==> wip/nickel: inputs <==
==> flow/design.v (excerpt) <==
module circ(clk, reset, pushin, Xin, Rin, pushout, Yout);
input clk,reset,pushin;
input [23:0] Xin,Rin;
output pushout;
output [23:0] Yout;
reg [23:0] Xl,Rl;
reg V1;
reg [47:0] X2,R2,diff,Diff;
reg V2;
reg V3;
reg [24:0] res;
reg [26:0] rv;
always @(posedge(clk) or posedge(reset)) begin
  if(reset) begin
    V1<=0;
    Xl<=0;
    Rl<=0;
  end else begin
    V1<= pushin;
    Xl<= Xin;
    Rl<= Rin;
  end
end
always @(posedge(clk) or posedge(reset)) begin
  if(reset) begin
    V2 <= 0;
    X2 <= 0;
    R2 <= 0;
  end else begin
    V2 <= V1;
    X2 <= Xl*Xl;
    R2 <= Rl*Rl;
  end
end
always @(posedge(clk) or posedge(reset)) begin
 if(reset) begin
  V3 <= 0;
  Diff <= 0;
 end else begin
  V3 <= V2;
  Diff <= R2-X2;
 end
end
integer ix;
always @(*) begin
 res=0;
 rv=0;
 diff=Diff;
 for(ix=0; ix < 24; ix=ix+1) begin 
   rv = { rv[24:0], diff[47:46] };
   diff={ diff[45:0],2'b0};
   if( { 1'b0,res[23:0],2'b1 } <= rv ) begin
     rv=rv - { 1'b0,res[23:0],2'b1 };
     res = { res[23:0],1'b1 };
   end else res= { res[23:0],1'b0 };
 end
end
assign pushout=V3;
assign Yout = res[23:0];
endmodule
==> flow/config.mk <==
export PLATFORM = sky130hd
export DESIGN_NAME = circ
export DESIGN_NICKNAME = circ
export VERILOG_FILES = /design/flow/design.v
export SDC_FILE = /design/flow/constraint.sdc
export NUM_CORES = 4
export LEC_CHECK = 0
export CAP_MARGIN = 20
export CELL_PAD_IN_SITES_DETAIL_PLACEMENT = 2
export CELL_PAD_IN_SITES_GLOBAL_PLACEMENT = 0
export CORE_ASPECT_RATIO = 1.14
export CORE_MARGIN = 3
export CORE_UTILIZATION = 42
export CTS_CLUSTER_SIZE = 61
export GPL_ROUTABILITY_DRIVEN = 0
export HOLD_SLACK_MARGIN = 0.28
export MAX_ROUTING_LAYER = met4
export MIN_ROUTING_LAYER = met2
export PLACE_DENSITY = 0.72
export SETUP_SLACK_MARGIN = 5.0
export SLEW_MARGIN = 20
export TNS_END_PERCENT = 75
==> flow/constraint.sdc <==
create_clock -name core_clock -period 80.0 [get_ports {clk}]
set_input_delay 16.0000 -clock core_clock [delete_from_list [all_inputs] [get_ports {clk}]]
set_output_delay 16.0000 -clock core_clock [all_outputs]
set_load 0.01 [all_outputs]
run.sh (not shown) runs the stock make flow with config.mk's settings and CLKGATE_MAP_FILE=.
==> inputs of wip/violet, as changes to wip/nickel <==
Settings changed: CELL_PAD_IN_SITES_DETAIL_PLACEMENT 2 to default, CELL_PAD_IN_SITES_GLOBAL_PLACEMENT 0 to 1, CORE_ASPECT_RATIO 1.14 to default, CORE_MARGIN 3 to 2, CORE_UTILIZATION 42 to 53, CTS_CLUSTER_DIAMETER from default to 237, CTS_CLUSTER_SIZE 61 to 46, GPL_ROUTABILITY_DRIVEN 0 to default, HOLD_SLACK_MARGIN 0.28 to default, MAX_ROUTING_LAYER met4 to default, MIN_ROUTING_LAYER met2 to default, PLACE_DENSITY 0.72 to default, PLACE_DENSITY_LB_ADDON from default to 0.27, SETUP_SLACK_MARGIN 5.0 to default, SLEW_MARGIN 20 to 0, TNS_END_PERCENT 75 to default.
==> inputs of wip/sierra, as changes to wip/nickel <==
Settings changed: ABC_AREA from default to 1, CAP_MARGIN 20 to 0, CELL_PAD_IN_SITES_DETAIL_PLACEMENT 2 to default, CELL_PAD_IN_SITES_GLOBAL_PLACEMENT 0 to default, CORE_ASPECT_RATIO 1.14 to default, CORE_MARGIN 3 to 2, CORE_UTILIZATION 42 to 72, CTS_CLUSTER_DIAMETER from default to 332, CTS_CLUSTER_SIZE 61 to default, GPL_ROUTABILITY_DRIVEN 0 to default, HOLD_SLACK_MARGIN 0.28 to default, MIN_ROUTING_LAYER met2 to default, PLACE_DENSITY 0.72 to 0.65, SETUP_SLACK_MARGIN 5.0 to default, TNS_END_PERCENT 75 to default.
==> flow/constraint.sdc (replaced) <==
create_clock -name core_clock -period 38.2 [get_ports {clk}]
set_input_delay 7.6400 -clock core_clock [delete_from_list [all_inputs] [get_ports {clk}]]
set_output_delay 7.6400 -clock core_clock [all_outputs]
set_load 0.01 [all_outputs]
==> results <==
item                                                                        wip/sierra              wip/nickel               wip/violet
Status                                                                  did not finish          did not finish  complete, no violations
Stage where the flow stopped                                      clock tree synthesis          global routing                        -
Area fraction in and, or, nand and nor cells after synthesis                     27.4%                   16.4%                    16.4%
Count leader, synth                                           sky130_fd_sc_hd__nand2_1  sky130_fd_sc_hd__inv_1   sky130_fd_sc_hd__inv_1
Netlist area before placement                                               0.0746 mm²              0.0695 mm²               0.0695 mm²
Post-CTS repair timing setup buffer count                                            -                     222                       10
Number of buffers added by the clock tree synthesis step                             -                      17                       17
Area fraction in xor and xnor cells                                              4.50%                   5.95%                    5.95%
Multiplexer share                                                              0.0302%                   1.48%                    1.48%
Part of the Yosys area used for sequential elements                              6.47%                   6.95%                    6.95%
Overall die width                                                               326 µm                  387 µm                   366 µm
HPWL Detailed                                                                256000 µm               414000 µm                186000 µm
Placed cell area                                                            0.0952 mm²              0.0731 mm²               0.0731 mm²
Complex-gate fraction of the synthesized area                                    9.71%                   18.8%                    18.8%
Cts-stage hold buffer count                                                          -                       0                        0
Synthesized netlist cell count                                                   10.9k                    8428                     8428
Core footprint                                                               0.103 mm²               0.163 mm²                0.130 mm²
H-tree depth                                                                         -                       4                        4
Max Root-Sink Buffers                                                                -                       2                        2
